## flow/run.sh

```bash
#!/bin/bash
# the make line also repeats each setting of config.mk as NAME=value (left out here)
make -C /OpenROAD-flow-scripts/flow DESIGN_CONFIG=/design/flow/config.mk WORK_HOME=/design/flow/orfs CLKGATE_MAP_FILE= finish
```

## flow/config.mk

```make
export PLATFORM = sky130hd
export DESIGN_NAME = alu
export DESIGN_NICKNAME = alu
export VERILOG_FILES = /design/flow/design.v
export SDC_FILE = /design/flow/constraint.sdc
export NUM_CORES = 4
export LEC_CHECK = 0
export CAP_MARGIN = 20
export CORE_MARGIN = 2
export CORE_UTILIZATION = 72
export CTS_CLUSTER_SIZE = 19
export PLACE_DENSITY_LB_ADDON = 0.03
export SETUP_SLACK_MARGIN = -0.14
export SLEW_MARGIN = 20
```

## flow/constraint.sdc

```tcl
create_clock -name core_clock -period 3.9 [get_ports {clk}]
set_input_delay 0.7800 -clock core_clock [delete_from_list [all_inputs] [get_ports {clk}]]
set_output_delay 0.7800 -clock core_clock [all_outputs]
set_load 0.01 [all_outputs]
```

## flow/design.v

```verilog
module alu(
    output[16 - 1:0] data_out,
	 output 							  valid_out,
	 output 							  cmd_out,
	 input [16 - 1:0] data_in,
	 input 							  valid_in,
	 input 							  cmd_in,
	 output 									 amm_read,
	 output[8 - 1:0] amm_address,
	 input [8 - 1:0] amm_readdata,
	 input 									 amm_waitrequest,
	 input[1:0] 							 amm_response,
	 input clk,
	 input rst_n
    );
	reg[2:0] state;
	reg[5:0] nof_operands; 				 
	reg[3:0] opcode; 						 
	reg[7:0] operand[0:63];				 
	reg error;								 
	reg[11:0] result;						 
	reg[5:0] last_index;					 
	reg[5:0] current_index;				 
	reg[5:0] nof;							 
	reg      first_indirect;			 
	reg[7:0] shiftop1, shiftop2;
	wire[1:0] mod = data_in[9:8];		 
	wire[7:0] operand_dir = data_in[7:0];
	wire[7:0] cur_address = operand[current_index];
	wire      bad_address = (cur_address > 'h0F && cur_address < 'h30) || (cur_address > 'h7F && cur_address < 'hA0);
	wire      payload_beat = valid_in && !cmd_in;
	always @(posedge clk) begin
		if(!rst_n) begin
			state <= 3'd0;
		end
		else begin
		case(state)
			3'd0: begin
						if(cmd_in == 1 && valid_in == 1) begin
							opcode <= data_in[11:8];
							nof_operands <= data_in[5:0];
							nof <= data_in[5:0];
							last_index <= 0;
							current_index <= 0;
							first_indirect <= 0;
							shiftop1 <= 0;
							shiftop2 <= 0;
							error <= 0;
							result <= (data_in[11:8] == 1) ? 12'hFFF : 12'h000;
							state <= 3'd1;
							if(data_in[5:0] == 0) begin
								error <= 1;
								state <= 3'd2;
							end
							if(data_in[5:0] != 1 && (data_in[11:8] == 4 || data_in[11:8] == 5 || data_in[11:8] == 6 || data_in[11:8] == 7)) begin
								error <= 1;
								state <= 3'd2;
							end
							if(data_in[5:0] != 2 && (data_in[11:8] == 8 || data_in[11:8] == 9))
								error <= 1;
						end
			end
			3'd1: begin
						if(payload_beat) begin
							if(mod == 2'b00) begin
								case(opcode)
									0: result <= result + operand_dir;
									1: result <= result & operand_dir;
									2:  result <= result | operand_dir;
									3: result <= result ^ operand_dir;
									4: result <= ~{4'b0, operand_dir};
									5: result <= operand_dir + 12'd1;
									6: result <= operand_dir - 12'd1;
									7: result <= ~{4'b0, operand_dir} + 12'd1;
									8, 9: begin
										if(nof == nof_operands) shiftop1 <= operand_dir;
										else shiftop2 <= operand_dir;
									end
									default: ;
								endcase
							end
							if(mod == 2'b01) begin
								operand[last_index] <= operand_dir;
								last_index <= last_index + 1;
								if(nof == nof_operands) first_indirect <= 1;
							end
							nof <= nof - 1;
							if(nof == 1) begin
								if(error || (last_index == 0 && mod != 2'b01))
									state <= 3'd2;
								else
									state <= 3'd4;
							end
						end
			end
			3'd4: begin
				if(bad_address) begin
					error <= 1;
					state <= 3'd2;
				end
				else if(amm_waitrequest == 0) begin
					if(amm_response != 2'b00) begin
						error <= 1;
						state <= 3'd2;
					end
					else begin
						current_index <= current_index + 1;
						case(opcode)
							0: result <= result + amm_readdata;
							1: result <= result & amm_readdata;
							2:  result <= result | amm_readdata;
							3: result <= result ^ amm_readdata;
							4: result <= ~{4'b0, amm_readdata};
							5: result <= amm_readdata + 12'd1;
							6: result <= amm_readdata - 12'd1;
							7: result <= ~{4'b0, amm_readdata} + 12'd1;
							8, 9: begin
								if(first_indirect && current_index == 0) shiftop1 <= amm_readdata;
								else shiftop2 <= amm_readdata;
							end
							default: ;
						endcase
						if(current_index + 1 == last_index)
							state <= 3'd2;
					end
				end
			end
			3'd2: state <= 3'd3;
			default: state <= 3'd0;
		endcase
		end
	end
	reg[16 - 1:0]  		reg_data_out;
	reg 							  		reg_valid_out;
	reg 							  		reg_cmd_out;
	reg[11:0]                     final_result;
	always @(*) begin
		final_result = result;
		if(opcode == 4 || opcode == 7)
			final_result = {4'b0, result[7:0]};
		if(opcode == 8)
			final_result = {4'b0, shiftop1} >> shiftop2;
		if(opcode == 9)
			final_result = {4'b0, shiftop1 << shiftop2};
		if(error == 1)
			final_result = 12'hBAD;
		reg_data_out = 0;
		reg_valid_out = 0;
		reg_cmd_out = 0;
		if(state == 3'd2) begin
			reg_data_out[4] = error;
			reg_data_out[3:0] = opcode;
			reg_valid_out = 1;
			reg_cmd_out = 1;
		end
		if(state == 3'd3) begin
			reg_data_out[11:0] = final_result;
			reg_valid_out = 1;
		end
	end
	assign data_out = reg_data_out;
	assign valid_out = reg_valid_out;
	assign cmd_out = reg_cmd_out;
	assign amm_address = cur_address;
	assign amm_read = (state == 3'd4) && !bad_address;
endmodule
```

==> results of run 1 <==
-- what timing repair did --
item	4_1_cts	5_1_grt
buffers inserted	9	33
pin swaps	8	16
cloned	2	2
hold endpoints to repair	0	0
resized	64	47
endpoints found under the setup margin	21	42
-- final cells by class --
class                   count  area, um^2  area share (%)
flip-flops and latches    581       17300            56.1
repair buffers            251        2270            7.32
well taps                 468         586            1.89
clock buffers              66        1440            4.65
clock inverters            32         264           0.853
inverters                  51         194           0.627
multi-input cells         995        8850            28.6
-- metal layers --
layer / vias up / global-route usage [%] / routed length [um]
li1: 7260 / - / -
met1: 8940 / 56.1 / 26400
met2: 2177 / 71.0 / 40800
met3: 560 / 11.8 / 12800
met4: 8 / 24.5 / 7280
met5: - / 0 / 50
==> flow_metrics.tcl, run 1 <==
# yosys + openroad results
set metrics [dict create \
    p_int_mw 10.3 \
    synthCells 1730 \
    grt_pass1_wl_mm 122 \
    end_kind "primary output" \
    crit_top_cell "buf_12" \
    yosys_cells 1730 \
    yosysUniqueCellTypes 70 \
    async_flop_share_pct 0 \
    nets 2013 \
    crit_family "simple AND/OR/NAND/NOR gates" \
    startpoint_type "flop" \
    grt_setup_unrepaired "yes" \
    so_faults "setup timing" \
    combPwrFrac_pct 10.5 \
    top_logic_kind "multiplexers" \
    fp.coreArea_um2 36500 \
    grt_antenna_before_repair 5 \
    cts_num_sinks 581 \
    adder_share_pct 2.22 \
    path_buffers 4 \
    seq_cell_power_mw 6.98 \
    ant_nets 0 \
    finalWirelength_mm 87.3 \
    power_top_consumer "sequential cells" \
    via_per_inst 7.75 \
    yosysMostFrequentCell "edfxtp_1" \
    r2r_end "shiftop1[2]" \
    yosysWarningCount 1 \
    openroad.warnings 56 \
    grt_pass1_vias 18200 \
    ys_area_um2 26700 \
    placementRows 70 \
    synth_area_leader_cell "edfxtp_1" \
    area_leaders "edfxtp_1 64%, mux4_2 13%, ha_1 2.1%" \
    fin_setup_tns_ps -9120 \
    fin_worst_skew_ps 34.9 \
    die_h_um 196 \
    crit_required_ps 3120 \
    cp_max_fo 10 \
    grt_max_degree 75 \
    p_per_area_nw_per_um2 444 \
    holdPathEnd "operand[19][4]" \
    fin_area_um2 30900 \
    finish.utilization_pct 84.7 \
    power_switching_mw 3.40 \
    peakVddDrop_uv 422 \
    critPathMaxStageDelay_ps 510 \
    synth_top_area_share_pct 64.2 \
    area_delta_synth_final_pct 16.1 \
    drt_pass1_iterations 9 \
    drc 0 \
    leakagePower_nw 10.4 \
    ios 58 \
    grtUsageTotal_pct 44.3 \
    setup_viol 45 \
    clock_latency_ps 640 \
    worstHoldPathCells 1 \
    cap_violations 0 \
    period_needed_ps 4430 \
    path_cells "buf_12 > buf_12 > mux4_2 > nor2_1 > nor3_1 > a311oi_2 > buf_4 > a211o_1 > a21oi_4 > nor2_4 > buf_6" \
    chip_area_um2 38600 \
    ys_ff 581 \
    r2r_cells 13 \
    clkPwrFrac_pct 38.6 \
    holdCritStartpoint "data_in[4]" \
    simple_gate_share_pct 7.35 \
    synth-main-ff-cell "edfxtp_1" \
    insertedDiodeCount 0 \
    finalNonFillerCells 2444 \
    outcome "complete, but fails checks" \
    fmax_mhz 226 \
    setup_slack_ps -528 \
    clk_path_buf_depth 3 \
    hold_buffers 0 \
    switching_share_pct 24.8 \
    gp_routability_congestion 0.961 \
    hold_slack_ps 581 \
    mux_share_pct 13.7 \
    worstPathArrival_ps 3650 \
    placed_area_um2 28500 \
    power_frac_seq_pct 50.9 \
    cp_num_cells 11 \
    synth_area_um2 26700 \
    synth-compound-area-share_pct 7.20 \
    slew_viol_final 0 \
    initCoreUtil_pct 73.0 \
    seq_area_frac_synth_pct 65.0 \
    root_buffer "clkbuf_16" \
    xor_share_pct 1.74 \
    cts_buffers 56 \
    dieWidth_um 196 \
    p_total_mw 13.7 \
    routedWlPerCell_um 35.7 \
    common_cells "570 x edfxtp_1, 150 x mux4_2, 135 x nor2_1" \
    max_slew.worst_pin.slew_ps 987 \
    num_vias 18900 \
    relSlewSlack_pct 34.2 \
    powerClk_mw 5.30 \
    first_iter_violations 3594 \
    fillers 1569 \
    hold_path_class "input pin to flop" \
    r2r_slack_ps -260 \
    preCtsSetupSlack_ps -184 \
    min_period_over_period_pct 114 \
    globalRouteOverflowTotal 0 \
    comb_power_mw 1.45 \
    crit_type "flop to primary output" \
    cts_tree "yes" \
    hold_viol_final 0 \
    edf_count 570 \
    hpwl_mm 46.5 \
    path_clk_slew_ps 70 \
    numPortBuffers 49 \
    h-tree-depth 2 \
    crit_path_end "amm_read" \
    syn_avg_cell_area_um2 15.4 \
    cpMaxStageDelayCell "mux4_2" \
    dp.cells 2305 \
]
==> inputs of run 2 (changes only) <==
CORE_UTILIZATION = 68   (was 72)
CTS_CLUSTER_SIZE = not set   (was 19)
PLACE_DENSITY_LB_ADDON = not set   (was 0.03)
SETUP_SLACK_MARGIN = not set   (was -0.14)
clock period = 4.99 ns   (was 3.9 ns; I/O delays follow)
==> flow_metrics.tcl, run 2 <==
# yosys + openroad results
set metrics [dict create \
    cap_violations 0 \
    first_iter_violations 2275 \
    startpoint_type "flop" \
    ios 58 \
    cp_max_fo 26 \
    root_buffer "clkbuf_16" \
    fin_setup_tns_ps 0 \
    yosysMostFrequentCell "edfxtp_1" \
    synth-main-ff-cell "edfxtp_1" \
    globalRouteOverflowTotal 0 \
    leakagePower_nw 9.67 \
    synth_area_leader_cell "edfxtp_1" \
    grt_pass1_vias 16700 \
    worstHoldPathCells 1 \
    nets 1890 \
    crit_type "flop to primary output" \
    min_period_over_period_pct 98.2 \
    setup_viol 0 \
    yosysWarningCount 1 \
    initCoreUtil_pct 69.0 \
    chip_area_um2 40800 \
    crit_family "AND-OR/OR-AND gates" \
    p_int_mw 8.11 \
    h-tree-depth 2 \
    top_logic_kind "multiplexers" \
    seq_area_frac_synth_pct 65.0 \
    syn_avg_cell_area_um2 15.4 \
    grt_pass1_wl_mm 109 \
    holdPathEnd "state[4]" \
    adder_share_pct 2.22 \
    clk_path_buf_depth 3 \
    routedWlPerCell_um 30.6 \
    hold_viol_final 0 \
    synth_top_area_share_pct 64.2 \
    p_per_area_nw_per_um2 356 \
    hpwl_mm 44.8 \
    via_per_inst 7.06 \
    r2r_slack_ps 640 \
    seq_cell_power_mw 5.47 \
    r2r_cells 11 \
    grtUsageTotal_pct 36.7 \
    switching_share_pct 23.4 \
    async_flop_share_pct 0 \
    fin_worst_skew_ps 21.3 \
    hold_slack_ps 597 \
    area_leaders "edfxtp_1 64%, mux4_2 13%, ha_1 2.1%" \
    drt_pass1_iterations 6 \
    finish.utilization_pct 76.9 \
    preCtsSetupSlack_ps 380 \
    worstPathArrival_ps 3900 \
    ys_ff 581 \
    setup_slack_ps 88.8 \
    powerClk_mw 4.18 \
    comb_power_mw 0.940 \
    dieWidth_um 202 \
    gp_routability_congestion 0.931 \
    die_h_um 202 \
    ant_nets 0 \
    cts_tree "yes" \
    placementRows 72 \
    hold_buffers 0 \
    crit_top_cell "nor2_1" \
    area_delta_synth_final_pct 11.5 \
    r2r_end "result[7]" \
    relSlewSlack_pct 31.0 \
    num_vias 16800 \
    grt_max_degree 74 \
    fp.coreArea_um2 38600 \
    drc 0 \
    common_cells "570 x edfxtp_1, 150 x mux4_2, 135 x nor2_1" \
    peakVddDrop_uv 373 \
    yosys_cells 1730 \
    crit_required_ps 3990 \
    max_slew.worst_pin.slew_ps 1030 \
    synth_area_um2 26700 \
    openroad.warnings 55 \
    period_needed_ps 4900 \
    cpMaxStageDelayCell "dfxtp_4" \
    xor_share_pct 1.74 \
    combPwrFrac_pct 8.9 \
    path_cells "buf_12 > mux4_2 > nor2_1 > nor3_1 > a311oi_2 > o211ai_1 > a21oi_4 > nor2_1 > clkdlybuf4s50_1" \
    fmax_mhz 204 \
    outcome "timing/DRC/antenna clean" \
    path_buffers 2 \
    synth-compound-area-share_pct 7.20 \
    power_switching_mw 2.48 \
    finalWirelength_mm 72.6 \
    mux_share_pct 13.7 \
    grt_antenna_before_repair 1 \
    cp_num_cells 9 \
    power_frac_seq_pct 51.6 \
    ys_area_um2 26700 \
    synthCells 1730 \
    numPortBuffers 49 \
    end_kind "primary output" \
    cts_buffers 56 \
    clkPwrFrac_pct 39.5 \
    edf_count 570 \
    power_top_consumer "sequential cells" \
    simple_gate_share_pct 7.35 \
    path_clk_slew_ps 60 \
    slew_viol_final 0 \
    clock_latency_ps 640 \
    hold_path_class "flop to flop" \
    critPathMaxStageDelay_ps 670 \
    insertedDiodeCount 0 \
    crit_path_end "amm_read" \
    holdCritStartpoint "state[2]" \
    yosysUniqueCellTypes 70 \
    cts_num_sinks 581 \
    grt_setup_unrepaired "no" \
]
-- run 2: layer usage --
layer,global-route usage [%],share of wire [%],vias to the layer above,routed length [um]
li1,-,-,7001,-
met1,49.8,37,8380,26600
met2,60.6,49,1184,35800
met3,6.92,10,193,7290
met4,12.9,4.1,0,2940
met5,0,0,-,0
-- run 2: stage by stage --
step,total power [mW],cell area (um^2),std cells
floorplan,6.11,26700,1733
global placement,6.43,27800,2265
detailed placement,6.46,27800,2265
CTS,10.6,29700,2373
global route,10.8,29700,2374
finish,10.6,29700,2374
-- run 2: final cells by class --
type	count	area (um^2)
clock buffer	69	1450
timing repair buffer	129	1130
fill	2156	8930
multi-input combinational	994	8620
inverter	51	191
sequential	581	17300
clock inverter	32	333
tap	518	648
-- run 2: timing repair --
action	CTS	global route
gates cloned	0	0
endpoints found under the setup margin	5	1
gates resized	2	0
setup buffers	7	1
hold endpoints to repair	0	0
==> inputs of run 3 (changes only) <==
CORE_UTILIZATION = 40   (was 68)
PLACE_DENSITY = 0.6   (was not set)
SETUP_SLACK_MARGIN = 1.07   (was not set)
clock period = 7.02 ns   (was 4.99 ns; I/O delays follow)
==> flow_metrics.tcl, run 3 <==
# yosys + openroad results
set metrics [dict create \
    outcome "timing/DRC/antenna clean" \
    simple_gate_share_pct 7.35 \
    yosys_cells 1730 \
    grt_antenna_before_repair 2 \
    p_per_area_nw_per_um2 253 \
    power_switching_mw 1.76 \
    edf_count 570 \
    max_slew.worst_pin.slew_ps 1070 \
    relSlewSlack_pct 28.3 \
    top_logic_kind "multiplexers" \
    crit_family "buffers and inverters" \
    cts_buffers 58 \
    fillers 5699 \
    hpwl_mm 44.0 \
    globalRouteOverflowTotal 0 \
    numPortBuffers 49 \
    dieWidth_um 262 \
    yosysWarningCount 1 \
    cts_tree "yes" \
    slew_viol_final 0 \
    end_kind "primary output" \
    drt_pass1_iterations 7 \
    worstPathArrival_ps 4340 \
    first_iter_violations 1978 \
    path_buffers 3 \
    ys_area_um2 26700 \
    clock_latency_ps 630 \
    ys_ff 581 \
    initCoreUtil_pct 40.5 \
    power_frac_seq_pct 51.3 \
    synth-main-ff-cell "edfxtp_1" \
    grt_pass1_vias 15800 \
    h-tree-depth 2 \
    chip_area_um2 68700 \
    startpoint_type "flop" \
    r2r_slack_ps 2540 \
    common_cells "570 x edfxtp_1, 150 x mux4_2, 135 x nor2_1" \
    crit_type "flop to primary output" \
    crit_top_cell "buf_4" \
    setup_slack_ps 1280 \
    area_leaders "edfxtp_1 64%, mux4_2 13%, ha_1 2.1%" \
    switching_share_pct 23.2 \
    critPathMaxStageDelay_ps 600 \
    cpMaxStageDelayCell "dfxtp_4" \
    holdPathEnd "state[3]" \
    holdCritStartpoint "state[3]" \
    drc 0 \
    syn_avg_cell_area_um2 15.4 \
    finish.utilization_pct 45.6 \
    cap_violations 0 \
    powerClk_mw 3.05 \
    area_delta_synth_final_pct 12.5 \
    comb_power_mw 0.644 \
    gp_routability_congestion 0.916 \
    worstHoldPathCells 2 \
    ios 58 \
    cp_num_cells 10 \
    grt_setup_unrepaired "no" \
    synth-compound-area-share_pct 7.20 \
    fin_worst_skew_ps 19.8 \
    power_top_consumer "sequential cells" \
    cts_num_sinks 581 \
    async_flop_share_pct 0 \
    crit_path_end "amm_read" \
    grt_max_degree 76 \
    root_buffer "clkbuf_16" \
    seq_area_frac_synth_pct 65.0 \
    clkPwrFrac_pct 40.2 \
    synth_top_area_share_pct 64.2 \
    fp.coreArea_um2 65900 \
    adder_share_pct 2.22 \
    fin_setup_tns_ps 0 \
    path_clk_slew_ps 60 \
    yosysMostFrequentCell "edfxtp_1" \
    hold_slack_ps 560 \
    clk_path_buf_depth 3 \
    r2r_end "result[0]" \
    mux_share_pct 13.7 \
    grt_pass1_wl_mm 103 \
    hold_path_class "flop to flop" \
    grtUsageTotal_pct 20.3 \
    peakVddDrop_uv 181 \
    via_per_inst 5.93 \
    cp_max_fo 17 \
    crit_required_ps 5620 \
    combPwrFrac_pct 8.5 \
    yosysUniqueCellTypes 70 \
    preCtsSetupSlack_ps 1430 \
    nets 1860 \
    placed_area_um2 28000 \
    xor_share_pct 1.74 \
    leakagePower_nw 9.56 \
    hold_viol_final 0 \
    path_cells "buf_4 > mux4_2 > mux2_2 > o21ai_0 > o22ai_1 > a211o_1 > a21oi_1 > buf_4 > nor2_1 > clkdlybuf4s50_1" \
    routedWlPerCell_um 25.8 \
    synth_area_leader_cell "edfxtp_1" \
    synth_area_um2 26700 \
    ant_nets 0 \
    seq_cell_power_mw 3.89 \
    die_h_um 262 \
    num_vias 16000 \
    placementRows 94 \
    fin_area_um2 30000 \
    openroad.warnings 53 \
    r2r_cells 11 \
    synthCells 1730 \
    setup_viol 0 \
    finalWirelength_mm 69.5 \
    min_period_over_period_pct 81.8 \
    fmax_mhz 174 \
    period_needed_ps 5740 \
    p_int_mw 5.83 \
]
==> run 3: stage by stage <==
step,total power [mW],cells
final,7.58,2697
after global placement,4.58,2579
after global routing,7.80,2696
after CTS,7.62,2691
after floorplan,4.34,1733
after detailed placement,4.59,2579
==> run 3: per-layer routing <==
metal  vias to the layer above  share of wire (%)  global-route usage (%)
met5                         -                  0                       0
met4                         0                2.3                    5.07
met3                       113                7.3                    3.19
met2                       693                 47                    32.1
met1                      8222                 43                    29.4
li1                       6960                  -                       -
==> run 3: layout make-up <==
class,instances,area [um^2],share of cell area [%]
Antenna cell,1,2.50,0.00834
Clock buffer,73,1530,5.10
Clock inverter,36,322,1.07
Inverter,51,191,0.638
Multi-Input combinational cell,994,8630,28.8
Sequential cell,581,17400,57.8
Tap cell,864,1080,3.60
Timing Repair Buffer,97,893,2.98
==> run 3: timing repair <==
item,4_1_cts,5_1_grt
hold buffers,0,0
endpoints found under the setup margin,2,1
buffers inserted,3,5
pin swaps,0,0
resized,1,1
==> inputs of run 4 (changes only) <==
CORE_ASPECT_RATIO = 0.91   (was not set)
CORE_UTILIZATION = 70   (was 40)
CTS_CLUSTER_SIZE = 52   (was not set)
PLACE_DENSITY = not set   (was 0.6)
PLACE_DENSITY_LB_ADDON = 0.0   (was not set)
SETUP_SLACK_MARGIN = 1.11   (was 1.07)
clock period = 3.9 ns   (was 7.02 ns; I/O delays follow)
==> flow_metrics.tcl, run 4 <==
# yosys + openroad results
set metrics [dict create \
    seq_cell_power_mw 6.97 \
    crit_top_cell "buf_4" \
    hold_viol_final 0 \
    mux_share_pct 13.7 \
    area_leaders "edfxtp_1 64%, mux4_2 13%, ha_1 2.1%" \
    path_cells "buf_4 > buf_4 > mux4_2 > o21ai_0 > nor3_2 > buf_4 > a311oi_4 > o211ai_1 > a21oi_4 > nor2_4 > buf_6" \
    cpMaxStageDelayCell "o21ai_0" \
    powerClk_mw 5.26 \
    min_period_over_period_pct 111 \
    grt_setup_unrepaired "yes" \
    synth-compound-area-share_pct 7.20 \
    cap_violations 0 \
    openroad.warnings 56 \
    via_per_inst 7.30 \
    p_total_mw 13.8 \
    grt_antenna_before_repair 3 \
    gp_routability_congestion 0.940 \
    seqCellArea_um2 17400 \
    drc 0 \
    yosysMostFrequentCell "edfxtp_1" \
    fillers 1735 \
    adder_share_pct 2.22 \
    combPwrFrac_pct 11.4 \
    drt_pass1_iterations 6 \
    switching_share_pct 24.2 \
    synth_area_leader_cell "edfxtp_1" \
    cts_buffers 53 \
    power_switching_mw 3.34 \
    clkPwrFrac_pct 38.1 \
    peakVddDrop_uv 411 \
    grt_max_degree 72 \
    ys_area_um2 26700 \
    end_kind "primary output" \
    xor_share_pct 1.74 \
    common_cells "570 x edfxtp_1, 150 x mux4_2, 135 x nor2_1" \
    hpwl_mm 46.0 \
    power_frac_seq_pct 50.5 \
    holdPathEnd "state[3]" \
    setup_viol 38 \
    nets 2063 \
    dp.cells 2317 \
    ys_ff 581 \
    routedWlPerCell_um 31.9 \
    crit_required_ps 3120 \
    worstPathArrival_ps 3570 \
    power_top_consumer "sequential cells" \
    simple_gate_share_pct 7.35 \
    period_needed_ps 4350 \
    first_iter_violations 3080 \
    clock_latency_ps 630 \
    dieWidth_um 209 \
    async_flop_share_pct 0 \
    startpoint_type "flop" \
    seq_area_frac_synth_pct 65.0 \
    comb_power_mw 1.57 \
    crit_family "AND-OR/OR-AND gates" \
    p_per_area_nw_per_um2 431 \
    top_logic_kind "multiplexers" \
    synth-main-ff-cell "edfxtp_1" \
    fin_setup_tns_ps -4440 \
    die_h_um 190 \
    edf_count 570 \
    relSlewSlack_pct 40.3 \
    worstHoldPathCells 2 \
    holdCritStartpoint "state[3]" \
    grt_pass1_wl_mm 114 \
    so_faults "setup timing" \
    r2r_cells 15 \
    finalWirelength_mm 80.4 \
    preCtsSetupSlack_ps -75.2 \
    max_slew.worst_pin.slew_ps 886 \
    finalNonFillerCells 2520 \
    area_delta_synth_final_pct 20.1 \
    num_vias 18400 \
    cts_tree "yes" \
    slew_viol_final 0 \
    crit_path_end "amm_read" \
    fmax_mhz 230 \
    yosysWarningCount 1 \
    cp_max_fo 6 \
    cts_num_sinks 581 \
    ios 58 \
    crit_type "flop to primary output" \
    final-comb-area_um2 9310 \
    p_int_mw 10.5 \
    outcome "complete, but fails checks" \
    critPathMaxStageDelay_ps 450 \
    syn_avg_cell_area_um2 15.4 \
    path_buffers 4 \
    fin_worst_skew_ps 31.0 \
    root_buffer "clkbuf_16" \
    synth_area_um2 26700 \
    synthCells 1730 \
    hold_path_class "flop to flop" \
    placementRows 68 \
    globalRouteOverflowTotal 0 \
    setup_slack_ps -447 \
    yosys_cells 1730 \
    fp.coreArea_um2 37800 \
    leakagePower_nw 10.8 \
    grtUsageTotal_pct 39.7 \
    path_clk_slew_ps 70 \
    h-tree-depth 2 \
    clk_path_buf_depth 3 \
    numPortBuffers 49 \
    r2r_slack_ps -170 \
    yosysUniqueCellTypes 70 \
    hold_buffers 0 \
    r2r_end "shiftop1[7]" \
    grt_pass1_vias 17400 \
    initCoreUtil_pct 70.6 \
    cp_num_cells 11 \
    synth_top_area_share_pct 64.2 \
    ant_nets 0 \
    chip_area_um2 39700 \
]
run 4: area by class of cell:
cell class                      instances  share of cell area (%)
Tap cell                              490                    1.91
Multi-Input combinational cell        995                    29.1
Clock buffer                           61                    4.30
Antenna cell                            2                  0.0156
Sequential cell                       581                    54.2
Timing Repair Buffer                  304                    8.91
Clock inverter                         36                    1.00
Inverter                               51                   0.605
run 4: repair_timing:
| action | in CTS | in global routing |
|---|---|---|
| buffers inserted | 80 | 20 |
| pin swaps | 39 | 41 |
| setup endpoints to repair | 69 | 102 |
| cloned | 3 | 1 |
| resized | 208 | 66 |
run 4: stage by stage:
stage	instance area (um^2)	utilization, %	hold slack (ps)
final	32000	84.8	511
after floorplan	26900	-	510
after global routing	32000	84.8	553
after CTS	31600	83.6	512
after global placement	28700	75.9	494
after detailed placement	28700	75.9	501
run 4: per-layer routing:
metal | GRT usage, % | up-vias | share of wire [%] | wire (um)
met4 | 13.4 | 2 | 4.4 | 3560
met5 | 0 | - | 0.016 | 13
li1 | - | 7355 | - | -
met3 | 8.68 | 275 | 13 | 10100
met1 | 55.4 | 9061 | 35 | 28300
met2 | 63.9 | 1693 | 48 | 38500
==> inputs of run 5 (changes only) <==
ABC_AREA = 1   (was not set)
CAP_MARGIN = 30   (was 20)
CELL_PAD_IN_SITES_DETAIL_PLACEMENT = 1   (was not set)
CORE_ASPECT_RATIO = 1.64   (was 0.91)
CORE_UTILIZATION = 18   (was 70)
CTS_CLUSTER_SIZE = 88   (was 52)
PLACE_DENSITY_LB_ADDON = 0.01   (was 0.0)
SETUP_SLACK_MARGIN = not set   (was 1.11)
TNS_END_PERCENT = 55   (was not set)
clock period = 5.95 ns   (was 3.9 ns; I/O delays follow)
==> flow_metrics.tcl, run 5 <==
# yosys + openroad results
set metrics [dict create \
    cpMaxStageDelayCell "clkdlybuf4s50_1" \
    power_top_consumer "sequential cells" \
    outcome "timing/DRC/antenna clean" \
    path_cells "inv_4 > buf_12 > buf_4 > nand3_1 > nand3_1 > nand2_1 > nand2_1 > nand3_1 > nand3_1 > nand2_2 > o21ai_1 > nand2_1 > nand2_1 > nand2_1 > inv_1 > clkdlybuf4s50_1" \
    area_leaders "edfxtp_1 63%, nand2_1 7.4%, nand3_1 5.5%" \
    grt_pass1_wl_mm 172 \
    grt_antenna_before_repair 5 \
    drc 0 \
    cts_setup_buffers 0 \
    hold_viol_final 0 \
    critPathMaxStageDelay_ps 570 \
    chip_area_um2 154000 \
    fin_setup_tns_ps 0 \
    globalRouteOverflowTotal 0 \
    cts_tree "yes" \
    setup_viol 0 \
    synth_area_um2 27200 \
    common_cells "570 x edfxtp_1, 532 x nand2_1, 323 x nor2_1" \
    fin_area_um2 32500 \
    comb_power_mw 0.939 \
    holdPathEnd "state[4]" \
    synth_top_area_share_pct 63.0 \
    num_vias 20100 \
    cts_buffers 69 \
    crit_top_cell "nand2_1" \
    simple_gate_share_pct 18.7 \
    r2r_end "shiftop1[5]" \
    root_buffer "clkbuf_16" \
    grt_pass1_vias 21700 \
    synth-compound-area-share_pct 9.34 \
    max_slew.worst_pin.slew_ps 954 \
    r2r_cells 17 \
    min_period_over_period_pct 92.1 \
    power_frac_seq_pct 46.5 \
    gp_routability_congestion 0.789 \
    ant_nets 0 \
    fmax_mhz 183 \
    holdCritStartpoint "state[2]" \
    placed_area_um2 30300 \
    switching_share_pct 26.5 \
    ios 58 \
    drt_pass1_iterations 4 \
    edf_count 570 \
    relSlewSlack_pct 36.3 \
    dieWidth_um 307 \
    r2r_slack_ps 1700 \
    hpwl_mm 86.3 \
    finish.utilization_pct 21.7 \
    cts_num_sinks 581 \
    grtUsageTotal_pct 16.0 \
    crit_path_end "amm_read" \
    path_clk_slew_ps 70 \
    initCoreUtil_pct 18.1 \
    yosysMostFrequentCell "edfxtp_1" \
    async_flop_share_pct 0 \
    worstPathArrival_ps 4290 \
    p_int_mw 7.21 \
    crit_type "flop to primary output" \
    xor_share_pct 1.19 \
    cap_violations 0 \
    seq_area_frac_synth_pct 63.8 \
    end_kind "primary output" \
    nets 2788 \
    top_logic_kind "simple AND/OR/NAND/NOR gates" \
    yosysUniqueCellTypes 48 \
    startpoint_type "flop" \
    peakVddDrop_uv 179 \
    placementRows 182 \
    adder_share_pct 2.17 \
    via_per_inst 4.28 \
    worstHoldPathCells 2 \
    finalNonFillerCells 4695 \
    yosys_cells 2614 \
    seq_cell_power_mw 4.56 \
    period_needed_ps 5480 \
    powerClk_mw 4.31 \
    crit_required_ps 4760 \
    p_per_area_nw_per_um2 301 \
    synthCells 2614 \
    finalWirelength_mm 124 \
    cp_num_cells 16 \
    openroad.warnings 53 \
    mux_share_pct 0 \
    cp_max_fo 42 \
    clk_path_buf_depth 3 \
    p_total_mw 9.81 \
    clkPwrFrac_pct 43.9 \
    clock_latency_ps 660 \
    combPwrFrac_pct 9.6 \
    synth_area_leader_cell "edfxtp_1" \
    leakagePower_nw 11.3 \
    die_h_um 501 \
    crit_family "buffers and inverters" \
    synth-main-ff-cell "edfxtp_1" \
    h-tree-depth 3 \
    area_delta_synth_final_pct 19.8 \
    grt_setup_unrepaired "no" \
    ys_ff 581 \
    routedWlPerCell_um 26.3 \
    dp.cells 4567 \
    cts_resized 0 \
    hold_buffers 0 \
    numPortBuffers 49 \
    power_switching_mw 2.60 \
    fin_worst_skew_ps 40.3 \
    grt_max_degree 91 \
    path_buffers 5 \
    hold_path_class "flop to flop" \
    yosysWarningCount 1 \
    slew_viol_final 0 \
    fp.coreArea_um2 150000 \
    ys_area_um2 27200 \
    syn_avg_cell_area_um2 10.4 \
    first_iter_violations 1075 \
]
[run 5: final cells by class]
type | count | area [um^2]
clock inverters | 35 | 357
clock buffers | 86 | 1830
multi-input cells | 1745 | 8570
fillers | 17000 | 117000
well taps | 1932 | 2420
diodes | 2 | 5.00
inverters | 151 | 577
repair buffers | 163 | 1440
flip-flops and latches | 581 | 17300
[run 5: stage by stage]
step / hold WS [ps] / setup WS, ps
after floorplan: 406 / 2740
after global placement: 513 / 932
after detailed placement: 506 / 944
after CTS: 514 / 201
after global routing: 518 / 84.2
final: 498 / 472
[run 5: layer usage]
metal / vias up / track usage (%) / wire, um
li1: 9427 / - / -
met1: 10300 / 16.4 / 45200
met2: 293 / 32.4 / 70800
met3: 137 / 1.73 / 2810
met4: 0 / 6.25 / 4750
met5: - / 0 / 0
==> inputs of run 6 (changes only) <==
ABC_AREA = not set   (was 1)
CAP_MARGIN = 20   (was 30)
CELL_PAD_IN_SITES_DETAIL_PLACEMENT = not set   (was 1)
CORE_ASPECT_RATIO = not set   (was 1.64)
CORE_UTILIZATION = 28   (was 18)
CTS_CLUSTER_SIZE = not set   (was 88)
PLACE_DENSITY = 0.6   (was not set)
PLACE_DENSITY_LB_ADDON = not set   (was 0.01)
TNS_END_PERCENT = not set   (was 55)
clock period = 10.1 ns   (was 5.95 ns; I/O delays follow)
==> flow_metrics.tcl, run 6 <==
# yosys + openroad results
set metrics [dict create \
    r2r_slack_ps 5030 \
    die_h_um 313 \
    min_period_over_period_pct 70.9 \
    r2r_cells 12 \
    crit_top_cell "buf_4" \
    syn_avg_cell_area_um2 15.4 \
    async_flop_share_pct 0 \
    final-comb-area_um2 8640 \
    period_needed_ps 7160 \
    synth-main-ff-cell "edfxtp_1" \
    placementRows 113 \
    crit_type "flop to primary output" \
    combPwrFrac_pct 8.5 \
    insertedDiodeCount 0 \
    ios 58 \
    end_kind "primary output" \
    cpMaxStageDelayCell "dfxtp_4" \
    hold_buffers 0 \
    gp_routability_congestion 0.884 \
    cts_setup_buffers 0 \
    hold_viol_final 0 \
    cts_buffers 55 \
    openroad.warnings 53 \
    grtUsageTotal_pct 13.7 \
    numPortBuffers 49 \
    p_per_area_nw_per_um2 172 \
    via_per_inst 5.26 \
    top_logic_kind "multiplexers" \
    cts_num_sinks 581 \
    critPathMaxStageDelay_ps 880 \
    cp_max_fo 40 \
    xor_share_pct 1.74 \
    synthCells 1730 \
    clock_latency_ps 630 \
    synth-compound-area-share_pct 7.20 \
    fp.coreArea_um2 94700 \
    outcome "timing/DRC/antenna clean" \
    yosys_cells 1730 \
    mux_share_pct 13.7 \
    grt_pass1_vias 15600 \
    p_int_mw 3.99 \
    power_switching_mw 1.20 \
    root_buffer "clkbuf_16" \
    comb_power_mw 0.439 \
    fin_setup_tns_ps 0 \
    dieWidth_um 313 \
    area_delta_synth_final_pct 13.3 \
    holdPathEnd "state[3]" \
    path_cells "buf_4 > mux4_2 > a22o_1 > o21ai_0 > nand4b_1 > a21oi_1 > buf_4 > nor2_1 > clkdlybuf4s50_1" \
    grt_antenna_before_repair 2 \
    num_vias 16200 \
    edf_count 570 \
    power_frac_seq_pct 52.0 \
    crit_family "buffers and inverters" \
    path_clk_slew_ps 60 \
    grt_max_degree 76 \
    adder_share_pct 2.22 \
    initCoreUtil_pct 28.1 \
    nets 1840 \
    drt_pass1_iterations 14 \
    fin_worst_skew_ps 20.6 \
    seq_area_frac_synth_pct 65.0 \
    peakVddDrop_uv 131 \
    hpwl_mm 43.8 \
    crit_path_end "amm_read" \
    cp_num_cells 9 \
    p_total_mw 5.19 \
    startpoint_type "flop" \
    globalRouteOverflowTotal 0 \
    chip_area_um2 97700 \
    yosysUniqueCellTypes 70 \
    switching_share_pct 23.2 \
    finalWirelength_mm 67.7 \
    holdCritStartpoint "state[3]" \
    ys_area_um2 26700 \
    r2r_end "result[0]" \
    h-tree-depth 2 \
    cts_resized 0 \
    powerClk_mw 2.05 \
    hold_path_class "flop to flop" \
    crit_required_ps 8080 \
    path_buffers 3 \
    leakagePower_nw 9.41 \
    routedWlPerCell_um 22.1 \
    ant_nets 0 \
    cap_violations 0 \
    synth_top_area_share_pct 64.2 \
    fillers 9254 \
    worstHoldPathCells 2 \
    worstPathArrival_ps 5140 \
    cts_tree "yes" \
    max_slew.worst_pin.slew_ps 1180 \
    ys_ff 581 \
    relSlewSlack_pct 20.8 \
    drc 0 \
    grt_pass1_wl_mm 102 \
    setup_viol 0 \
    yosysMostFrequentCell "edfxtp_1" \
    area_leaders "edfxtp_1 64%, mux4_2 13%, ha_1 2.1%" \
    seq_cell_power_mw 2.70 \
    slew_viol_final 0 \
    fmax_mhz 140 \
    power_top_consumer "sequential cells" \
    finish.utilization_pct 31.9 \
    common_cells "570 x edfxtp_1, 150 x mux4_2, 135 x nor2_1" \
    first_iter_violations 2137 \
    synth_area_um2 26700 \
    simple_gate_share_pct 7.35 \
    synth_area_leader_cell "edfxtp_1" \
    grt_setup_unrepaired "no" \
    yosysWarningCount 1 \
    clkPwrFrac_pct 39.5 \
    seqCellArea_um2 17300 \
    clk_path_buf_depth 3 \
]
run 6: layer usage:
layer  global-route usage, %  wire length, um
met5                       0               13
met4                    3.64             1730
met3                    2.36             5430
met2                    20.9            30600
met1                    20.0            29900
run 6: final cells by class:
class	instances	share of cell area, %
flip-flops and latches	581	57.4
multi-input cells	994	28.6
well taps	1265	5.24
clock buffers	65	4.75
repair buffers	80	2.26
clock inverters	35	1.13
inverters	51	0.634
run 6: metrics by stage:
stage	area, um^2	cells	hold WS (ps)	setup WS (ps)
floorplan	26700	1733	510	5110
global placement	28400	2970	494	3460
detailed placement	28400	2970	503	3480
CTS	30200	3070	511	2810
global route	30200	3071	559	2440
finish	30200	3071	529	2940
==> inputs of run 7 (changes only) <==
CELL_PAD_IN_SITES_GLOBAL_PLACEMENT = 0   (was not set)
CORE_ASPECT_RATIO = 0.92   (was not set)
CORE_UTILIZATION = 72   (was 28)
CTS_CLUSTER_DIAMETER = 28   (was not set)
CTS_CLUSTER_SIZE = 41   (was not set)
GPL_ROUTABILITY_DRIVEN = 1   (was not set)
MAX_ROUTING_LAYER = met5   (was not set)
PLACE_DENSITY = not set   (was 0.6)
PLACE_DENSITY_LB_ADDON = 0.0   (was not set)
SETUP_SLACK_MARGIN = 1.16   (was not set)
clock period = 3.9 ns   (was 10.1 ns; I/O delays follow)
==> flow_metrics.tcl, run 7 <==
# collected from the flow reports
set metrics [dict create \
    ys_ff 581 \
    synth-compound-area-share_pct 7.20 \
    yosysMostFrequentCell "edfxtp_1" \
    syn_avg_cell_area_um2 15.4 \
    top_logic_kind "multiplexers" \
    yosysWarningCount 1 \
    cts_num_sinks 581 \
    stop_stage "5_1_grt" \
    dieWidth_um 205 \
    mux_share_pct 13.7 \
    fp.coreArea_um2 36500 \
    h-tree-depth 3 \
    yosys_cells 1730 \
    yosysUniqueCellTypes 70 \
    ios 58 \
    grtUsageTotal_pct 76.0 \
    chip_area_um2 38600 \
    root_buffer "clkbuf_16" \
    initCoreUtil_pct 73.1 \
    async_flop_share_pct 0 \
    xor_share_pct 1.74 \
    synth_area_um2 26700 \
    hold_buffers 0 \
    adder_share_pct 2.22 \
    numPortBuffers 49 \
    hpwl_mm 47.3 \
    placed_area_um2 28600 \
    placementRows 67 \
    common_cells "570 x edfxtp_1, 150 x mux4_2, 135 x nor2_1" \
    clk_path_buf_depth 3 \
    outcome "stopped before the end" \
    gp_routability_congestion 0.931 \
    die_h_um 189 \
    globalRouteOverflowTotal 164 \
    seq_area_frac_synth_pct 65.0 \
    area_leaders "edfxtp_1 64%, mux4_2 13%, ha_1 2.1%" \
    synth_area_leader_cell "edfxtp_1" \
    edf_count 570 \
    synthCells 1730 \
    simple_gate_share_pct 7.35 \
    ys_area_um2 26700 \
    cts_buffers 103 \
    error_line "[ERROR GRT-0116] Global routing finished with congestion. Check the congestion regions in the DRC Viewer." \
    synth_top_area_share_pct 64.2 \
    synth-main-ff-cell "edfxtp_1" \
]
==> run 7: routing by layer <==
metal,GRT overflow,track usage (%)
met4,86,69.9
met2,73,90.7
met5,0,24.5
met1,2,81.4
met3,3,59.9
==> run 7: stage by stage <==
stage	std cells	worst slack [ps]	TNS (ps)
4_1_cts	2599	-237	-1260
3_5_place_dp	2304	-67.5	-78.3
3_3_place_gp	2304	-46.3	-46.3
2_1_floorplan	1733	487	0
==> run 7: timing repair <==
item                                   CTS
endpoints found under the hold margin    0
pin swaps                               75
cloned                                   6
resized                                299
setup endpoints to repair              279
setup buffers                           94
==> inputs of run 8 (changes only) <==
CORE_ASPECT_RATIO = 0.93   (was 0.92)
CTS_CLUSTER_DIAMETER = not set   (was 28)
CTS_CLUSTER_SIZE = 47   (was 41)
GPL_ROUTABILITY_DRIVEN = 0   (was 1)
SETUP_SLACK_MARGIN = 0.02   (was 1.16)
==> flow_metrics.tcl, run 8 <==
# yosys + openroad results
set metrics [dict create \
    crit_family "simple AND/OR/NAND/NOR gates" \
    fillers 1483 \
    globalRouteOverflowTotal 0 \
    cap_violations 0 \
    via_per_inst 7.75 \
    setup_slack_ps -506 \
    grt_antenna_before_repair 7 \
    ys_ff 581 \
    simple_gate_share_pct 7.35 \
    cp_max_fo 23 \
    yosysWarningCount 1 \
    drc 0 \
    grt_pass1_wl_mm 120 \
    grtUsageTotal_pct 43.6 \
    area_delta_synth_final_pct 16.9 \
    hpwl_mm 46.6 \
    switching_share_pct 24.4 \
    setup_viol 32 \
    grt_max_degree 76 \
    period_needed_ps 4410 \
    p_per_area_nw_per_um2 442 \
    yosysUniqueCellTypes 70 \
    finalWirelength_mm 86.9 \
    fmax_mhz 227 \
    finish.utilization_pct 85.8 \
    crit_required_ps 3120 \
    combPwrFrac_pct 10.7 \
    outcome "complete, but fails checks" \
    cts_tree "yes" \
    seq_area_frac_synth_pct 65.0 \
    ys_area_um2 26700 \
    initCoreUtil_pct 73.4 \
    worstHoldPathCells 2 \
    dieWidth_um 204 \
    crit_path_end "amm_read" \
    num_vias 19200 \
    holdCritStartpoint "state[0]" \
    cts_num_sinks 581 \
    ios 58 \
    synth_area_leader_cell "edfxtp_1" \
    chip_area_um2 38600 \
    holdPathEnd "state[3]" \
    relSlewSlack_pct 38.2 \
    hold_viol_final 0 \
    numPortBuffers 49 \
    async_flop_share_pct 0 \
    comb_power_mw 1.47 \
    dp.cells 2312 \
    clock_latency_ps 610 \
    fin_worst_skew_ps 19.9 \
    p_int_mw 10.4 \
    crit_type "flop to primary output" \
    seq_cell_power_mw 6.98 \
    startpoint_type "flop" \
    power_switching_mw 3.35 \
    yosysMostFrequentCell "edfxtp_1" \
    drt_pass1_iterations 10 \
    cpMaxStageDelayCell "nand2b_1" \
    r2r_cells 14 \
    r2r_slack_ps -150 \
    nets 2022 \
    finalNonFillerCells 2473 \
    peakVddDrop_uv 520 \
    placementRows 67 \
    first_iter_violations 3973 \
    path_cells "buf_12 > buf_12 > nand2b_1 > o21ai_1 > nor3_4 > a311oi_4 > a211o_1 > a21oi_4 > nor2_4 > buf_6" \
    power_top_consumer "sequential cells" \
    power_frac_seq_pct 50.8 \
    synth_area_um2 26700 \
    critPathMaxStageDelay_ps 490 \
    so_faults "setup timing" \
    common_cells "570 x edfxtp_1, 150 x mux4_2, 135 x nor2_1" \
    synthCells 1730 \
    hold_path_class "flop to flop" \
    synth-compound-area-share_pct 7.20 \
    mux_share_pct 13.7 \
    grtUsageMet3_pct 9.10 \
    routedWlPerCell_um 35.2 \
    hold_buffers 0 \
    fp.coreArea_um2 36300 \
    max_slew.worst_pin.slew_ps 918 \
    worstPathArrival_ps 3630 \
    synth_top_area_share_pct 64.2 \
    slew_viol_final 0 \
    ant_nets 0 \
    edf_count 570 \
    area_leaders "edfxtp_1 64%, mux4_2 13%, ha_1 2.1%" \
    grt_pass1_vias 18000 \
    leakagePower_nw 10.5 \
    die_h_um 190 \
    h-tree-depth 2 \
    end_kind "primary output" \
    cp_num_cells 10 \
    clk_path_buf_depth 3 \
    crit_top_cell "buf_12" \
    syn_avg_cell_area_um2 15.4 \
    root_buffer "clkbuf_16" \
    path_buffers 3 \
    clkPwrFrac_pct 38.6 \
    use_met1_pct 58.4 \
    openroad.warnings 55 \
    powerClk_mw 5.31 \
    gr-max-usage-layer "met2" \
    gr-usage-met2_pct 68.7 \
    top_logic_kind "multiplexers" \
    grt_setup_unrepaired "yes" \
    path_clk_slew_ps 70 \
    min_period_over_period_pct 113 \
    cts_buffers 54 \
    xor_share_pct 1.74 \
    yosys_cells 1730 \
    r2r_end "shiftop1[6]" \
    adder_share_pct 2.22 \
    synth-main-ff-cell "edfxtp_1" \
]
==> run 8: per-stage QoR <==
stage / power, mW / setup slack, ps / hold WS [ps] / instance area (um^2) / TNS [ps]
4_1_cts: 13.5 / -233 / 601 / 30900 / -965
2_1_floorplan: 7.81 / 155 / 510 / 26700 / 0
3_3_place_gp: 8.27 / -66.6 / 561 / 28500 / -66.6
5_1_grt: 14.0 / -476 / 626 / 31200 / -4620
3_5_place_dp: 8.32 / -144 / 583 / 28500 / -325
6_report: 13.8 / -506 / 615 / 31200 / -3190
==> run 8: routing by layer <==
layer / up-vias / share of wire (%)
li1: 7268 / -
met1: 9134 / 31
met2: 2190 / 46
met3: 557 / 15
met4: 10 / 7.8
met5: - / 0.087
==> run 8: area by class of cell <==
| type | instances | area [um^2] | area share [%] |
|---|---|---|---|
| tap | 483 | 604 | 1.94 |
| antenna | 2 | 5.00 | 0.0161 |
| inverter | 51 | 191 | 0.614 |
| clock buffer | 69 | 1450 | 4.65 |
| clock inverter | 30 | 262 | 0.839 |
| timing repair buffer | 263 | 2430 | 7.80 |
| sequential | 581 | 17300 | 55.7 |
| multi-input combinational | 994 | 8870 | 28.5 |
==> run 8: repair_timing <==
item,CTS,global route
resized,85,38
pin swaps,12,10
cloned,2,1
buffers inserted,41,18
endpoints found under the setup margin,31,39
==> inputs of run 9 (changes only) <==
CELL_PAD_IN_SITES_GLOBAL_PLACEMENT = not set   (was 0)
CORE_ASPECT_RATIO = not set   (was 0.93)
CORE_UTILIZATION = 11   (was 72)
CTS_CLUSTER_SIZE = not set   (was 47)
GPL_ROUTABILITY_DRIVEN = not set   (was 0)
MAX_ROUTING_LAYER = not set   (was met5)
PLACE_DENSITY = 0.6   (was not set)
PLACE_DENSITY_LB_ADDON = not set   (was 0.0)
SETUP_SLACK_MARGIN = not set   (was 0.02)
clock period = 14.5 ns   (was 3.9 ns; I/O delays follow)
==> flow_metrics.tcl, run 9 <==
# yosys + openroad results
set metrics [dict create \
    p_int_mw 2.85 \
    path_buffers 4 \
    openroad.warnings 53 \
    common_cells "570 x edfxtp_1, 150 x mux4_2, 135 x nor2_1" \
    leakagePower_nw 9.44 \
    path_cells "buf_4 > buf_4 > mux4_2 > mux2i_1 > a21oi_1 > a311oi_1 > o211ai_1 > a21oi_1 > buf_4 > nor2_1 > clkdlybuf4s50_1" \
    grt_pass1_wl_mm 106 \
    switching_share_pct 23.3 \
    power_frac_seq_pct 50.6 \
    xor_share_pct 1.74 \
    p_total_mw 3.72 \
    clkPwrFrac_pct 41.2 \
    min_period_over_period_pct 58.7 \
    drt_pass1_iterations 5 \
    crit_family "buffers and inverters" \
    crit_type "flop to primary output" \
    crit_required_ps 11600 \
    grt_max_degree 74 \
    top_logic_kind "multiplexers" \
    grt_antenna_before_repair 24 \
    mux_share_pct 13.7 \
    simple_gate_share_pct 7.35 \
    synthCells 1730 \
    grtUsageTotal_pct 5.68 \
    slew_viol_final 0 \
    holdPathEnd "state[3]" \
    cap_violations 0 \
    r2r_slack_ps 8770 \
    hpwl_mm 48.7 \
    fp.coreArea_um2 241000 \
    cts_tree "yes" \
    ys_area_um2 26700 \
    powerClk_mw 1.53 \
    nets 1842 \
    ys_ff 581 \
    critPathMaxStageDelay_ps 700 \
    first_iter_violations 1883 \
    edf_count 570 \
    die_h_um 496 \
    area_delta_synth_final_pct 22.8 \
    globalRouteOverflowTotal 0 \
    seq_cell_power_mw 1.88 \
    dp.cells 4889 \
    worstHoldPathCells 2 \
    comb_power_mw 0.304 \
    initCoreUtil_pct 11.1 \
    routedWlPerCell_um 14.5 \
    yosysMostFrequentCell "edfxtp_1" \
    adder_share_pct 2.22 \
    period_needed_ps 8520 \
    ant_nets 0 \
    drc 0 \
    synth_top_area_share_pct 64.2 \
    crit_top_cell "buf_4" \
    num_vias 15800 \
    yosysWarningCount 1 \
    clk_path_buf_depth 3 \
    outcome "timing/DRC/antenna clean" \
    syn_avg_cell_area_um2 15.4 \
    dieWidth_um 496 \
    cts_num_sinks 581 \
    p_per_area_nw_per_um2 114 \
    clock_latency_ps 650 \
    grt_setup_unrepaired "no" \
    cp_num_cells 11 \
    seq_area_frac_synth_pct 65.0 \
    yosys_cells 1730 \
    grt_pass1_vias 15400 \
    cts_setup_buffers 0 \
    cp_max_fo 47 \
    h-tree-depth 2 \
    fin_worst_skew_ps 31.9 \
    synth_area_um2 26700 \
    setup_slack_ps 5980 \
    max_slew.worst_pin.slew_ps 1060 \
    hold_buffers 0 \
    end_kind "primary output" \
    relSlewSlack_pct 28.8 \
    r2r_cells 12 \
    finalNonFillerCells 4999 \
    holdCritStartpoint "state[3]" \
    hold_path_class "flop to flop" \
    hold_viol_final 0 \
    setup_viol 0 \
    preCtsSetupSlack_ps 6510 \
    synth-compound-area-share_pct 7.20 \
    async_flop_share_pct 0 \
    cpMaxStageDelayCell "dfxtp_4" \
    ios 58 \
    crit_path_end "amm_read" \
    peakVddDrop_uv 89.1 \
    area_leaders "edfxtp_1 64%, mux4_2 13%, ha_1 2.1%" \
    via_per_inst 3.16 \
    root_buffer "clkbuf_16" \
    yosysUniqueCellTypes 70 \
    r2r_end "result[1]" \
    synth_area_leader_cell "edfxtp_1" \
    combPwrFrac_pct 8.2 \
    cts_resized 0 \
    chip_area_um2 246000 \
    path_clk_slew_ps 60 \
    cts_buffers 59 \
    power_top_consumer "sequential cells" \
    fin_setup_tns_ps 0 \
    finalWirelength_mm 72.6 \
    fmax_mhz 117 \
    synth-main-ff-cell "edfxtp_1" \
    worstPathArrival_ps 5620 \
    gp_routability_congestion 0.828 \
    power_switching_mw 0.866 \
    startpoint_type "flop" \
    placementRows 180 \
    numPortBuffers 49 \
]
==> run 9: layer usage <==
metal | vias to the layer above | part of all wire (%) | track usage [%]
met4 | 18 | 1.8 | 1.17
li1 | 6920 | - | -
met2 | 656 | 47 | 9.08
met5 | - | 0.13 | 0
met3 | 123 | 8.4 | 1.41
met1 | 8078 | 43 | 7.73
==> run 9: stage by stage <==
| step | cell area, um^2 | hold WS, ps | utilization, % |
|---|---|---|---|
| final | 32800 | 538 | 13.6 |
| after global routing | 32700 | 571 | 13.6 |
| after CTS | 32700 | 516 | 13.6 |
| after detailed placement | 30800 | 507 | 12.8 |
| after global placement | 30800 | 491 | 12.8 |
| after floorplan | 26700 | 510 | - |
==> run 9: area by class of cell <==
type / count / area, um^2
Clock inverter: 38 / 424
Timing Repair Buffer: 78 / 668
Antenna cell: 1 / 2.50
Multi-Input combinational cell: 994 / 8610
Tap cell: 3185 / 3990
Fill cell: 26500 / 208000
Clock buffer: 71 / 1520
Inverter: 51 / 191
Sequential cell: 581 / 17300
==> inputs of run 10 (changes only) <==
CELL_PAD_IN_SITES_GLOBAL_PLACEMENT = 0   (was not set)
CORE_ASPECT_RATIO = 0.61   (was not set)
CORE_UTILIZATION = 72   (was 11)
CTS_CLUSTER_DIAMETER = 42   (was not set)
CTS_CLUSTER_SIZE = 40   (was not set)
GPL_ROUTABILITY_DRIVEN = 1   (was not set)
MAX_ROUTING_LAYER = met5   (was not set)
PLACE_DENSITY = not set   (was 0.6)
PLACE_DENSITY_LB_ADDON = 0.21   (was not set)
SLEW_MARGIN = 5   (was 20)
clock period = 3.33 ns   (was 14.5 ns; I/O delays follow)
==> flow_metrics.tcl, run 10 <==
# yosys + openroad results
set metrics [dict create \
    ant_nets 0 \
    globalRouteOverflowTotal 0 \
    hold_slack_ps 476 \
    drt_pass1_iterations 21 \
    worstPathArrival_ps 3760 \
    synth_top_area_share_pct 64.2 \
    hold_viol_final 0 \
    via_per_inst 8.18 \
    powerClk_mw 5.98 \
    path_clk_slew_ps 90 \
    crit_required_ps 2660 \
    openroad.warnings 56 \
    outcome "complete, but fails checks" \
    crit_path_end "amm_read" \
    crit_family "AND-OR/OR-AND gates" \
    fin_setup_tns_ps -43210 \
    h-tree-depth 2 \
    crit_type "flop to primary output" \
    root_buffer "clkbuf_16" \
    ios 58 \
    ys_ff 581 \
    initCoreUtil_pct 73.9 \
    first_iter_violations 4994 \
    yosysWarningCount 1 \
    grtUsageTotal_pct 48.9 \
    finalWirelength_mm 101 \
    mux_share_pct 13.7 \
    power_top_consumer "sequential cells" \
    leakagePower_nw 11.0 \
    holdCritStartpoint "data_in[3]" \
    fmax_mhz 226 \
    synth-main-ff-cell "edfxtp_1" \
    cp_num_cells 12 \
    xor_share_pct 1.74 \
    syn_avg_cell_area_um2 15.4 \
    area_delta_synth_final_pct 20.8 \
    power_frac_seq_pct 50.4 \
    drc 0 \
    adder_share_pct 2.22 \
    area_leaders "edfxtp_1 64%, mux4_2 13%, ha_1 2.1%" \
    yosysMostFrequentCell "edfxtp_1" \
    cap_violations 0 \
    r2r_end "result[10]" \
    gp_routability_congestion 1.05 \
    slew_viol_final 0 \
    comb_power_mw 2.06 \
    worstHoldPathCells 1 \
    edf_count 570 \
    hpwl_mm 53.3 \
    end_kind "primary output" \
    grt_pass1_vias 19300 \
    so_faults "setup timing" \
    yosysUniqueCellTypes 70 \
    clock_latency_ps 600 \
    cts_buffers 41 \
    die_h_um 154 \
    peakVddDrop_uv 694 \
    critPathMaxStageDelay_ps 660 \
    combPwrFrac_pct 12.7 \
    path_cells "buf_8 > buf_8 > buf_8 > mux4_2 > o32ai_4 > nor3_4 > a311oi_2 > buf_4 > o211ai_1 > a21oi_4 > nor2_2 > buf_2" \
    preCtsSetupSlack_ps -626 \
    synthCells 1730 \
    cpMaxStageDelayCell "mux4_2" \
    path_buffers 5 \
    ys_area_um2 26700 \
    hold_path_class "input pin to flop" \
    synth-compound-area-share_pct 7.20 \
    r2r_cells 19 \
    switching_share_pct 27.5 \
    holdPathEnd "nof_operands[3]" \
    cts_num_sinks 581 \
    grt_setup_unrepaired "yes" \
    top_logic_kind "multiplexers" \
    cp_max_fo 6 \
    p_per_area_nw_per_um2 503 \
    yosys_cells 1730 \
    grt_pass1_wl_mm 133 \
    cts_tree "yes" \
    seq_area_frac_synth_pct 65.0 \
    setup_viol 61 \
    crit_top_cell "buf_8" \
    placementRows 54 \
    min_period_over_period_pct 133 \
    clkPwrFrac_pct 36.9 \
    period_needed_ps 4430 \
    dieWidth_um 250 \
    clk_path_buf_depth 3 \
    fp.coreArea_um2 36100 \
    numPortBuffers 49 \
    synth_area_um2 26700 \
    simple_gate_share_pct 7.35 \
    common_cells "570 x edfxtp_1, 150 x mux4_2, 135 x nor2_1" \
    chip_area_um2 38600 \
    relSlewSlack_pct 30.8 \
    max_slew.worst_pin.slew_ps 1030 \
    synth_area_leader_cell "edfxtp_1" \
    fillers 1287 \
    nets 2114 \
    setup_slack_ps -1100 \
    fin_worst_skew_ps 50.3 \
    r2r_slack_ps -970 \
    power_switching_mw 4.45 \
    num_vias 20900 \
    grt_antenna_before_repair 18 \
    routedWlPerCell_um 39.4 \
    startpoint_type "flop" \
    p_int_mw 11.8 \
    grt_max_degree 72 \
    seq_cell_power_mw 8.17 \
    async_flop_share_pct 0 \
]
run 10: routing by layer:
| metal | wire, um | vias to the layer above | track usage (%) |
|---|---|---|---|
| li1 | - | 7457 | - |
| met1 | 29700 | 9747 | 63.4 |
| met2 | 41700 | 2854 | 72.0 |
| met3 | 19600 | 824 | 21.2 |
| met4 | 9300 | 18 | 23.6 |
| met5 | 250 | - | 2.61 |
run 10: repair_timing:
item,in CTS,in global routing
hold endpoints to repair,0,0
setup endpoints to repair,60,68
cloned,3,0
buffers inserted,49,25
pin swaps,36,38
resized,189,76
hold buffers,0,0
run 10: metrics by stage:
step / total power [mW] / utilization (%) / cells / instance area, um^2
final: 16.2 / 89.3 / 2554 / 32200
after CTS: 15.7 / 87.9 / 2524 / 31700
after detailed placement: 9.86 / 80.8 / 2398 / 29200
after global placement: 9.78 / 80.8 / 2398 / 29200
after global routing: 16.4 / 89.2 / 2549 / 32200
after floorplan: 9.16 / - / 1733 / 26700
run 10: layout make-up:
type | count | area (um^2) | share of cell area (%)
Sequential cell | 581 | 17300 | 53.9
Multi-Input combinational cell | 994 | 9230 | 28.6
Antenna cell | 8 | 20.0 | 0.0622
Timing Repair Buffer | 368 | 3240 | 10.1
Clock inverter | 32 | 507 | 1.57
Clock buffer | 44 | 1080 | 3.35
Inverter | 51 | 191 | 0.594
Tap cell | 476 | 596 | 1.85
==> inputs of run 11 (changes only) <==
CORE_ASPECT_RATIO = 0.88   (was 0.61)
CTS_CLUSTER_DIAMETER = not set   (was 42)
CTS_CLUSTER_SIZE = 47   (was 40)
GPL_ROUTABILITY_DRIVEN = 0   (was 1)
HOLD_SLACK_MARGIN = 0.29   (was not set)
PLACE_DENSITY_LB_ADDON = 0.0   (was 0.21)
SETUP_SLACK_MARGIN = 0.61   (was not set)
SLEW_MARGIN = 20   (was 5)
clock period = 3.92 ns   (was 3.33 ns; I/O delays follow)
==> flow_metrics.tcl, run 11 <==
# yosys + openroad results
set metrics [dict create \
    so_faults "setup timing" \
    clk_path_buf_depth 3 \
    grt_pass1_wl_mm 118 \
    preCtsSetupSlack_ps -231 \
    async_flop_share_pct 0 \
    seq_cell_power_mw 6.94 \
    powerClk_mw 5.41 \
    setup_slack_ps -512 \
    fmax_mhz 226 \
    clkPwrFrac_pct 38.8 \
    top_logic_kind "multiplexers" \
    syn_avg_cell_area_um2 15.4 \
    crit_type "flop to primary output" \
    cts_num_sinks 581 \
    seq_area_frac_synth_pct 65.0 \
    ant_nets 0 \
    switching_share_pct 24.6 \
    ys_area_um2 26700 \
    finalWirelength_mm 88.5 \
    p_int_mw 10.5 \
    r2r_end "shiftop1[7]" \
    p_total_mw 13.9 \
    power_top_consumer "sequential cells" \
    synth_top_area_share_pct 64.2 \
    h-tree-depth 2 \
    cts_tree "yes" \
    placementRows 66 \
    nets 2046 \
    synth_area_um2 26700 \
    crit_path_end "amm_read" \
    worstPathArrival_ps 3650 \
    peakVddDrop_uv 399 \
    num_vias 19300 \
    hold_buffers 0 \
    openroad.warnings 58 \
    cap_violations 0 \
    grt_setup_unrepaired "yes" \
    clock_latency_ps 600 \
    fillers 1473 \
    drc 0 \
    leakagePower_nw 10.8 \
    period_needed_ps 4430 \
    die_h_um 185 \
    relSlewSlack_pct 28.4 \
    end_kind "primary output" \
    globalRouteOverflowTotal 0 \
    edf_count 570 \
    cts_buffers 53 \
    crit_family "AND-OR/OR-AND gates" \
    min_period_over_period_pct 113 \
    grtUsageTotal_pct 42.6 \
    comb_power_mw 1.59 \
    power_frac_seq_pct 49.8 \
    common_cells "570 x edfxtp_1, 150 x mux4_2, 135 x nor2_1" \
    cp_max_fo 15 \
    ios 58 \
    yosysUniqueCellTypes 70 \
    dieWidth_um 209 \
    chip_area_um2 38600 \
    path_buffers 5 \
    fin_setup_tns_ps -13700 \
    xor_share_pct 1.74 \
    holdPathEnd "nof_operands[3]" \
    area_leaders "edfxtp_1 64%, mux4_2 13%, ha_1 2.1%" \
    p_per_area_nw_per_um2 437 \
    path_cells "buf_12 > buf_4 > nand2b_1 > buf_4 > o22ai_2 > o22ai_1 > o211ai_1 > a21oi_4 > buf_6 > nor2_4 > buf_6" \
    startpoint_type "flop" \
    synth-compound-area-share_pct 7.20 \
    hold_path_class "input pin to flop" \
    adder_share_pct 2.22 \
    initCoreUtil_pct 72.6 \
    grt_antenna_before_repair 7 \
    cp_num_cells 11 \
    power_switching_mw 3.43 \
    combPwrFrac_pct 11.4 \
    hold_viol_final 0 \
    ys_ff 581 \
    crit_required_ps 3140 \
    r2r_cells 16 \
    fp.coreArea_um2 36700 \
    synthCells 1730 \
    setup_viol 47 \
    area_delta_synth_final_pct 19.7 \
    critPathMaxStageDelay_ps 560 \
    cpMaxStageDelayCell "o22ai_1" \
    yosysMostFrequentCell "edfxtp_1" \
    r2r_slack_ps -410 \
    synth_area_leader_cell "edfxtp_1" \
    path_clk_slew_ps 70 \
    mux_share_pct 13.7 \
    slew_viol_final 0 \
    outcome "complete, but fails checks" \
    drt_pass1_iterations 9 \
    max_slew.worst_pin.slew_ps 1060 \
    worstHoldPathCells 1 \
    yosysWarningCount 1 \
    grt_max_degree 66 \
    grt_pass1_vias 17900 \
    fin_worst_skew_ps 26.8 \
    numPortBuffers 49 \
    first_iter_violations 3679 \
    insertedDiodeCount 0 \
    via_per_inst 7.74 \
    hpwl_mm 47.4 \
    synth-main-ff-cell "edfxtp_1" \
    holdCritStartpoint "data_in[3]" \
    yosys_cells 1730 \
    finish.utilization_pct 86.8 \
    simple_gate_share_pct 7.35 \
    routedWlPerCell_um 35.5 \
    root_buffer "clkbuf_16" \
    hold_slack_ps 636 \
]
run 11: through the flow:
step / instances / cell area [um^2]
finish: 2490 / 31900
global route: 2490 / 31900
CTS: 2460 / 31400
detailed placement: 2301 / 28500
global placement: 2301 / 28500
floorplan: 1733 / 26800
run 11: metal layers:
metal / GRT usage [%] / wire [um]
met5: 0 / 23
met3: 10.8 / 14100
met2: 66.1 / 40300
met1: 59.1 / 28400
met4: 17.2 / 5690
run 11: cell type report:
class                      instances  area, um^2  share of cell area [%]
clock inverter                    40         365                    1.15
inverter                          51         191                   0.600
sequential                       581       17300                    54.4
timing repair buffer             288        2710                    8.49
clock buffer                      60        1400                    4.37
multi-input combinational        994        9300                    29.2
tap                              476         596                    1.87
run 11: what timing repair did:
item,4_1_cts,5_1_grt
endpoints found under the setup margin,65,66
buffers inserted,56,30
pin swaps,40,35
gates cloned,3,0
resized,226,55
Power is estimated from default activity; no workload was simulated.
